==> inputs of run B <==
## harris_response
module harris_response (
    input  wire         clk,
    input  wire         rst_n,
    input  wire [349:0] in_window_value_xx,
    input  wire [374:0] in_window_value_xy,
    input  wire [349:0] in_window_value_yy,
    input  wire         in_window_valid,
    input  wire [15:0]  in_window_addr,
    input  wire         ready_for_new_event,
    output wire [45:0]  out_event_value,
    output wire         out_event_valid,
    output wire [15:0]  out_event_addr,
    output wire         window_req
    );
make LEC_CHECK=0 CAP_MARGIN=20 CELL_PAD_IN_SITES_DETAIL_PLACEMENT=1 CELL_PAD_IN_SITES_GLOBAL_PLACEMENT=0 CORE_ASPECT_RATIO=0.74 CORE_MARGIN=2 CORE_UTILIZATION=64 CTS_CLUSTER_DIAMETER=114 CTS_CLUSTER_SIZE=57 GPL_ROUTABILITY_DRIVEN=0 HOLD_SLACK_MARGIN=0.11 MAX_ROUTING_LAYER=met5 MIN_ROUTING_LAYER=met2 PLACE_DENSITY_LB_ADDON=0.23 SLEW_MARGIN=25 TNS_END_PERCENT=55 finish   # period 18.5 ns
run.sh (not shown) runs the stock make flow with config.mk's settings and CLKGATE_MAP_FILE=.
==> inputs of run C, as changes to run B <==
Settings changed: ABC_AREA set to 1, CAP_MARGIN 20 to 0, CELL_PAD_IN_SITES_DETAIL_PLACEMENT 1 to unset, CELL_PAD_IN_SITES_GLOBAL_PLACEMENT 0 to unset, CORE_ASPECT_RATIO 0.74 to 1.12, CORE_MARGIN 2 to 7, CORE_UTILIZATION 64 to 26, CTS_CLUSTER_DIAMETER 114 to 32, CTS_CLUSTER_SIZE 57 to unset, HOLD_SLACK_MARGIN 0.11 to 0.28, MAX_ROUTING_LAYER met5 to met4, MIN_ROUTING_LAYER met2 to unset, PLACE_DENSITY_LB_ADDON 0.23 to unset, SLEW_MARGIN 25 to 20, TNS_END_PERCENT 55 to unset.
==> flow/constraint.sdc (replaced) <==
create_clock -name core_clock -period 20.0 [get_ports {clk}]
set_input_delay 4.0000 -clock core_clock [delete_from_list [all_inputs] [get_ports {clk}]]
set_output_delay 4.0000 -clock core_clock [all_outputs]
set_load 0.01 [all_outputs]
==> inputs of run K, as changes to run B <==
Settings changed: CELL_PAD_IN_SITES_DETAIL_PLACEMENT 1 to unset, CELL_PAD_IN_SITES_GLOBAL_PLACEMENT 0 to unset, CORE_ASPECT_RATIO 0.74 to unset, CORE_MARGIN 2 to 6, CORE_UTILIZATION 64 to 30, CTS_CLUSTER_DIAMETER 114 to unset, CTS_CLUSTER_SIZE 57 to unset, GPL_ROUTABILITY_DRIVEN 0 to unset, HOLD_SLACK_MARGIN 0.11 to unset, MAX_ROUTING_LAYER met5 to unset, MIN_ROUTING_LAYER met2 to unset, PLACE_DENSITY set to 0.7, PLACE_DENSITY_LB_ADDON 0.23 to unset, SETUP_SLACK_MARGIN set to -0.84, SLEW_MARGIN 25 to 20, TNS_END_PERCENT 55 to 45.
==> flow/constraint.sdc (replaced) <==
create_clock -name core_clock -period 9.05 [get_ports {clk}]
set_input_delay 1.8100 -clock core_clock [delete_from_list [all_inputs] [get_ports {clk}]]
set_output_delay 1.8100 -clock core_clock [all_outputs]
set_load 0.01 [all_outputs]
==> reports/qor.yml <==
status: "complete, no violations"
synthCells: 13600
ys_area_um2: 116000
syn_nets: 18400
num_rows: 259
core_um2: 444000
The numbers above come from run C.

==> reports/qor.yml <==
failed_stage: "3_5_place_dp"
status: "did not finish"
ys_area_um2: 115000
core_um2: 178000
num_rows: 133
syn_nets: 17000
synthCells: 12200
synth.distinct_cells: 74
firstError: "[ERROR DPL-0033] detailed placement checks failed during check placement."
The numbers above come from run B.

==> reports/qor.yml <==
setup_viol: 36
layout_setup_ws_ns: -2.52
check.faults: "negative setup slack"
status: "failed layout checks"
num_rows: 226
The numbers above come from run K.


* * *

==> 05-27: inputs <==
==> flow/design.v <==
`timescale 1ns / 1ps
module gauss1d #(
    parameter DATA_WIDTH = 14
)(
    input wire clk,
    input wire rst_n,
    input wire in_window_valid,
    input wire [DATA_WIDTH*5-1:0] in_window_value,
    output reg [4+DATA_WIDTH-1:0] out_event_value,
    output reg out_event_valid
    );
always @(posedge clk or negedge rst_n) begin
    if(~rst_n) begin
        out_event_value <= 0;
        out_event_valid <= 0;
    end
    else begin
        if(in_window_valid == 1) begin
            out_event_value <= in_window_value[DATA_WIDTH*0+DATA_WIDTH-1:DATA_WIDTH*0] + 4*in_window_value[DATA_WIDTH*1+DATA_WIDTH-1:DATA_WIDTH*1] + 6*in_window_value[DATA_WIDTH*2+DATA_WIDTH-1:DATA_WIDTH*2] + 4*in_window_value[DATA_WIDTH*3+DATA_WIDTH-1:DATA_WIDTH*3] + in_window_value[DATA_WIDTH*4+DATA_WIDTH-1:DATA_WIDTH*4];
            out_event_valid <= 1;
        end
        else begin
            out_event_value <= 0;
            out_event_valid <= 0;
        end
    end
end
endmodule
`timescale 1ns / 1ps
module gauss5 #(
    parameter DATA_WIDTH = 14
)(
    input wire clk,
    input wire rst_n,
    input wire [DATA_WIDTH*5*5-1:0] in_window_value,
    input wire in_window_valid,
    input wire [15:0] in_window_addr,
    input wire ready_for_new_event,      
    output reg [8+DATA_WIDTH-1:0] out_event_value,
    output reg out_event_valid,
    output reg [15:0] out_event_addr,
    output wire window_req               
    );
assign window_req = ready_for_new_event;
wire out_event_valid_0;
wire [DATA_WIDTH+4-1:0] out_event_value_0;
gauss1d #(
    .DATA_WIDTH(DATA_WIDTH)
) gauss1d_inst_0 (
    .clk(clk),
    .rst_n(rst_n),
    .in_window_valid(in_window_valid),
    .in_window_value(in_window_value[DATA_WIDTH*5*1-1:DATA_WIDTH*5*0]),
    .out_event_value(out_event_value_0),
    .out_event_valid(out_event_valid_0)
    );
wire out_event_valid_1;
wire [DATA_WIDTH+4-1:0] out_event_value_1;
gauss1d #(
    .DATA_WIDTH(DATA_WIDTH)
) gauss1d_inst_1 (
    .clk(clk),
    .rst_n(rst_n),
    .in_window_valid(in_window_valid),
    .in_window_value(in_window_value[DATA_WIDTH*5*2-1:DATA_WIDTH*5*1]),
    .out_event_value(out_event_value_1),
    .out_event_valid(out_event_valid_1)
    );
wire out_event_valid_2;
wire [DATA_WIDTH+4-1:0] out_event_value_2;
gauss1d #(
    .DATA_WIDTH(DATA_WIDTH)
) gauss1d_inst_2 (
    .clk(clk),
    .rst_n(rst_n),
    .in_window_valid(in_window_valid),
    .in_window_value(in_window_value[DATA_WIDTH*5*3-1:DATA_WIDTH*5*2]),
    .out_event_value(out_event_value_2),
    .out_event_valid(out_event_valid_2)
    );
wire out_event_valid_3;
wire [DATA_WIDTH+4-1:0] out_event_value_3;
gauss1d #(
    .DATA_WIDTH(DATA_WIDTH)
) gauss1d_inst_3 (
    .clk(clk),
    .rst_n(rst_n),
    .in_window_valid(in_window_valid),
    .in_window_value(in_window_value[DATA_WIDTH*5*4-1:DATA_WIDTH*5*3]),
    .out_event_value(out_event_value_3),
    .out_event_valid(out_event_valid_3)
    );
wire out_event_valid_4;
wire [DATA_WIDTH+4-1:0] out_event_value_4;
gauss1d #(
    .DATA_WIDTH(DATA_WIDTH)
) gauss1d_inst_4 (
    .clk(clk),
    .rst_n(rst_n),
    .in_window_valid(in_window_valid),
    .in_window_value(in_window_value[DATA_WIDTH*5*5-1:DATA_WIDTH*5*4]),
    .out_event_value(out_event_value_4),
    .out_event_valid(out_event_valid_4)
    );
always @(posedge clk or negedge rst_n) begin
    if(~rst_n) begin
        out_event_value <= 0;
        out_event_valid <= 0;
        out_event_addr <= 0;
    end
    else begin
        if(out_event_valid_0 == 1 && out_event_valid_1 == 1 && out_event_valid_2 == 1 && out_event_valid_3 == 1 && out_event_valid_4 == 1) begin
            out_event_value <= out_event_value_0 + 4*out_event_value_1 + 6*out_event_value_2 + 4*out_event_value_3 + out_event_value_4;
            out_event_valid <= 1;
            out_event_addr <= in_window_addr;
        end
        else begin
            out_event_value <= 0;
            out_event_valid <= 0;
            out_event_addr <= 0;
        end
    end
end
endmodule
`timescale 1ns / 1ps
module harrisres #(
    parameter DATA_WIDTH = 23
)(
    input wire clk,
    input wire rst_n,
    input wire [DATA_WIDTH-2:0] in_event_value_xx,
    input wire [DATA_WIDTH-1:0] in_event_value_xy,
    input wire [DATA_WIDTH-2:0] in_event_value_yy,
    input wire in_event_valid_xx,
    input wire in_event_valid_xy,
    input wire in_event_valid_yy,
    input wire [15:0] in_event_addr_xx,
    input wire [15:0] in_event_addr_xy,
    input wire [15:0] in_event_addr_yy,
    input wire ready_for_new_event,      
    output reg [DATA_WIDTH+22:0] out_event_value,
    output reg out_event_valid,
    output reg [15:0] out_event_addr,
    output wire event_req                
    );
assign event_req = ready_for_new_event;
always @(posedge clk or negedge rst_n) begin
    if(~rst_n) begin
        out_event_value <= 0;
        out_event_valid <= 0;
        out_event_addr <= 0;
    end
    else begin
        if(in_event_valid_xx == 1 && in_event_valid_xy == 1 && in_event_valid_yy == 1 && in_event_addr_xx == in_event_addr_xy && in_event_addr_xx == in_event_addr_yy) begin
            out_event_value <= 25 * in_event_value_xx * in_event_value_yy - 25 * in_event_value_xy * in_event_value_xy - (in_event_value_xx + in_event_value_yy) * (in_event_value_xx + in_event_value_yy);
            out_event_valid <= 1;
            out_event_addr <= in_event_addr_xx;
        end
        else begin
            out_event_value <= 0;
            out_event_valid <= 0;
            out_event_addr <= 0;
        end
    end
end
endmodule
`timescale 1ns / 1ps
module harris_response (
    input  wire         clk,
    input  wire         rst_n,
    input  wire [349:0] in_window_value_xx,
    input  wire [374:0] in_window_value_xy,
    input  wire [349:0] in_window_value_yy,
    input  wire         in_window_valid,
    input  wire [15:0]  in_window_addr,
    input  wire         ready_for_new_event,
    output wire [45:0]  out_event_value,
    output wire         out_event_valid,
    output wire [15:0]  out_event_addr,
    output wire         window_req
    );
wire [15:0] addr_xx, addr_xy, addr_yy;
wire [21:0] value_xx, value_yy;
wire [22:0] value_xy;
wire valid_xx, valid_xy, valid_yy;
wire req_xx, req_xy, req_yy;
wire event_req;
assign window_req = req_xx & req_xy & req_yy;
gauss5 #(.DATA_WIDTH(14)) gauss5_inst_xx (
    .clk(clk), .rst_n(rst_n),
    .in_window_value(in_window_value_xx), .in_window_valid(in_window_valid),
    .in_window_addr(in_window_addr), .ready_for_new_event(event_req),
    .out_event_valid(valid_xx), .out_event_addr(addr_xx),
    .out_event_value(value_xx), .window_req(req_xx));
gauss5 #(.DATA_WIDTH(15)) gauss5_inst_xy (
    .clk(clk), .rst_n(rst_n),
    .in_window_value(in_window_value_xy), .in_window_valid(in_window_valid),
    .in_window_addr(in_window_addr), .ready_for_new_event(event_req),
    .out_event_valid(valid_xy), .out_event_addr(addr_xy),
    .out_event_value(value_xy), .window_req(req_xy));
gauss5 #(.DATA_WIDTH(14)) gauss5_inst_yy (
    .clk(clk), .rst_n(rst_n),
    .in_window_value(in_window_value_yy), .in_window_valid(in_window_valid),
    .in_window_addr(in_window_addr), .ready_for_new_event(event_req),
    .out_event_valid(valid_yy), .out_event_addr(addr_yy),
    .out_event_value(value_yy), .window_req(req_yy));
harrisres #(.DATA_WIDTH(23)) harrisres_inst (
    .clk(clk), .rst_n(rst_n),
    .in_event_value_xx(value_xx), .in_event_value_yy(value_yy),
    .in_event_value_xy(value_xy),
    .in_event_valid_xx(valid_xx), .in_event_valid_yy(valid_yy),
    .in_event_valid_xy(valid_xy),
    .in_event_addr_xx(addr_xx), .in_event_addr_yy(addr_yy),
    .in_event_addr_xy(addr_xy),
    .ready_for_new_event(ready_for_new_event),
    .out_event_valid(out_event_valid), .out_event_addr(out_event_addr),
    .out_event_value(out_event_value), .event_req(event_req));
endmodule
==> flow/run.sh <==
#!/bin/bash
# the make line also repeats each setting of config.mk as NAME=value (left out here)
make -C /OpenROAD-flow-scripts/flow DESIGN_CONFIG=/design/flow/config.mk WORK_HOME=/design/flow/orfs CLKGATE_MAP_FILE= finish
==> flow/config.mk <==
export PLATFORM = sky130hd
export DESIGN_NAME = harris_response
export DESIGN_NICKNAME = harris_response
export VERILOG_FILES = /design/flow/design.v
export SDC_FILE = /design/flow/constraint.sdc
export NUM_CORES = 4
export LEC_CHECK = 0
export ABC_AREA = 0
export CAP_MARGIN = 20
export CELL_PAD_IN_SITES_DETAIL_PLACEMENT = 0
export CELL_PAD_IN_SITES_GLOBAL_PLACEMENT = 1
export CORE_MARGIN = 10
export CORE_UTILIZATION = 58
export CTS_CLUSTER_SIZE = 22
export GPL_TIMING_DRIVEN = 0
export PLACE_DENSITY_LB_ADDON = 0.23
export SLEW_MARGIN = 0
==> flow/constraint.sdc <==
create_clock -name core_clock -period 7.29 [get_ports {clk}]
set_input_delay 1.4580 -clock core_clock [delete_from_list [all_inputs] [get_ports {clk}]]
set_output_delay 1.4580 -clock core_clock [all_outputs]
set_load 0.01 [all_outputs]
==> 08-04 (differences from 05-27) <==
ABC_AREA = default   (was 0)
CAP_MARGIN = 0   (was 20)
CELL_PAD_IN_SITES_DETAIL_PLACEMENT = default   (was 0)
CELL_PAD_IN_SITES_GLOBAL_PLACEMENT = default   (was 1)
CORE_ASPECT_RATIO = 1.12   (was default)
CORE_MARGIN = 2   (was 10)
CORE_UTILIZATION = 40   (was 58)
CTS_CLUSTER_DIAMETER = 32   (was default)
CTS_CLUSTER_SIZE = default   (was 22)
GPL_TIMING_DRIVEN = default   (was 0)
PLACE_DENSITY_LB_ADDON = default   (was 0.23)
SLEW_MARGIN = 20   (was 0)
==> flow/constraint.sdc (replaced) <==
create_clock -name core_clock -period 13.0 [get_ports {clk}]
set_input_delay 2.6000 -clock core_clock [delete_from_list [all_inputs] [get_ports {clk}]]
set_output_delay 2.6000 -clock core_clock [all_outputs]
set_load 0.01 [all_outputs]
==> 03-09 (differences from 05-27) <==
ABC_AREA = 1   (was 0)
CAP_MARGIN = 0   (was 20)
CELL_PAD_IN_SITES_DETAIL_PLACEMENT = default   (was 0)
CELL_PAD_IN_SITES_GLOBAL_PLACEMENT = default   (was 1)
CORE_ASPECT_RATIO = 1.07   (was default)
CORE_MARGIN = 7   (was 10)
CORE_UTILIZATION = 26   (was 58)
CTS_CLUSTER_DIAMETER = 32   (was default)
CTS_CLUSTER_SIZE = 79   (was 22)
GPL_ROUTABILITY_DRIVEN = 0   (was default)
GPL_TIMING_DRIVEN = default   (was 0)
MAX_ROUTING_LAYER = met5   (was default)
PLACE_DENSITY_LB_ADDON = default   (was 0.23)
SETUP_SLACK_MARGIN = -0.46   (was default)
SLEW_MARGIN = 20   (was 0)
==> flow/constraint.sdc (replaced) <==
create_clock -name core_clock -period 20.0 [get_ports {clk}]
set_input_delay 4.0000 -clock core_clock [delete_from_list [all_inputs] [get_ports {clk}]]
set_output_delay 4.0000 -clock core_clock [all_outputs]
set_load 0.01 [all_outputs]
==> 02-24 (differences from 05-27) <==
ABC_AREA = default   (was 0)
CELL_PAD_IN_SITES_GLOBAL_PLACEMENT = 0   (was 1)
CORE_MARGIN = 2   (was 10)
CORE_UTILIZATION = 72   (was 58)
CTS_CLUSTER_DIAMETER = 114   (was default)
CTS_CLUSTER_SIZE = default   (was 22)
GPL_TIMING_DRIVEN = default   (was 0)
MIN_ROUTING_LAYER = met1   (was default)
PLACE_DENSITY = 0.91   (was default)
PLACE_DENSITY_LB_ADDON = default   (was 0.23)
SLEW_MARGIN = 20   (was 0)
TNS_END_PERCENT = 95   (was default)
==> flow/constraint.sdc (replaced) <==
create_clock -name core_clock -period 11.6 [get_ports {clk}]
set_input_delay 2.3200 -clock core_clock [delete_from_list [all_inputs] [get_ports {clk}]]
set_output_delay 2.3200 -clock core_clock [all_outputs]
set_load 0.01 [all_outputs]
==> results <==
| quantity | 02-24 | 05-27 | 08-04 | 03-09 |
|---|---|---|---|---|
| Met3 routed wirelength | 71390 um | 49060 um | 33350 um | 36780 um |
| Result of the run | failed layout checks | failed layout checks | timing/DRC/antenna clean | timing/DRC/antenna clean |
| Layout check failures | capacitance limit, slew limit, setup timing | setup timing | - | - |
| Buffer levels on the longest clock path | 3 | 3 | 3 | 4 |
| Simple-gate share of the synthesized area | 0.1077 | 0.1077 | 0.1077 | 0.1148 |
| Post-layout instance count excluding filler cells | 15890 | 16320 | 17460 | 20770 |
| Number of signal-net buffers in the layout | 1762 | 1652 | 1532 | 1266 |
| Dpl ws | -0.3800 ns | -7.414 ns | 0.5624 ns | 7.351 ns |
| Startpoint of the worst register-to-register path | gauss5_inst_xx.out_event_value[6]$_DFF_PN0_ | gauss5_inst_xy.out_event_value[5]$_DFF_PN0_ | gauss5_inst_xy.out_event_value[4]$_DFF_PN0_ | gauss5_inst_xy.out_event_value[1]$_DFF_PN0_ |
| Chip Area | 0.1629 sq mm | 0.2164 sq mm | 0.2917 sq mm | 0.4639 sq mm |
| Critical Path Fanout Max | 4 | 8 | 19 | 28 |
| Top achievable clock speed | 0.08295 GHz | 0.07808 GHz | 0.07995 GHz | 0.07612 GHz |
| Pin slew with the least headroom to its limit | 2.853 ns | 1.278 ns | 1.137 ns | 1.128 ns |
| Post-synthesis cell count | 12160 | 12160 | 12160 | 13590 |
| Reg2reg setup slack | -0.46 ns | -5.52 ns | 0.49 ns | 6.86 ns |
| Crit path launch | gauss5_inst_xx.out_event_value[6]$_DFF_PN0_ | gauss5_inst_xy.out_event_value[5]$_DFF_PN0_ | gauss5_inst_xy.out_event_value[4]$_DFF_PN0_ | gauss5_inst_xy.out_event_value[1]$_DFF_PN0_ |
| Count of cells along the worst hold path | 1 | 1 | 1 | 2 |
| Netlist area before placement | 0.1150 sq mm | 0.1150 sq mm | 0.1150 sq mm | 0.1157 sq mm |
| Met2 track demand over resource in global routing | 0.7695 | 0.6431 | 0.4757 | 0.3114 |
| Largest net degree at the start of global routing | 153 | 130 | 136 | 133 |
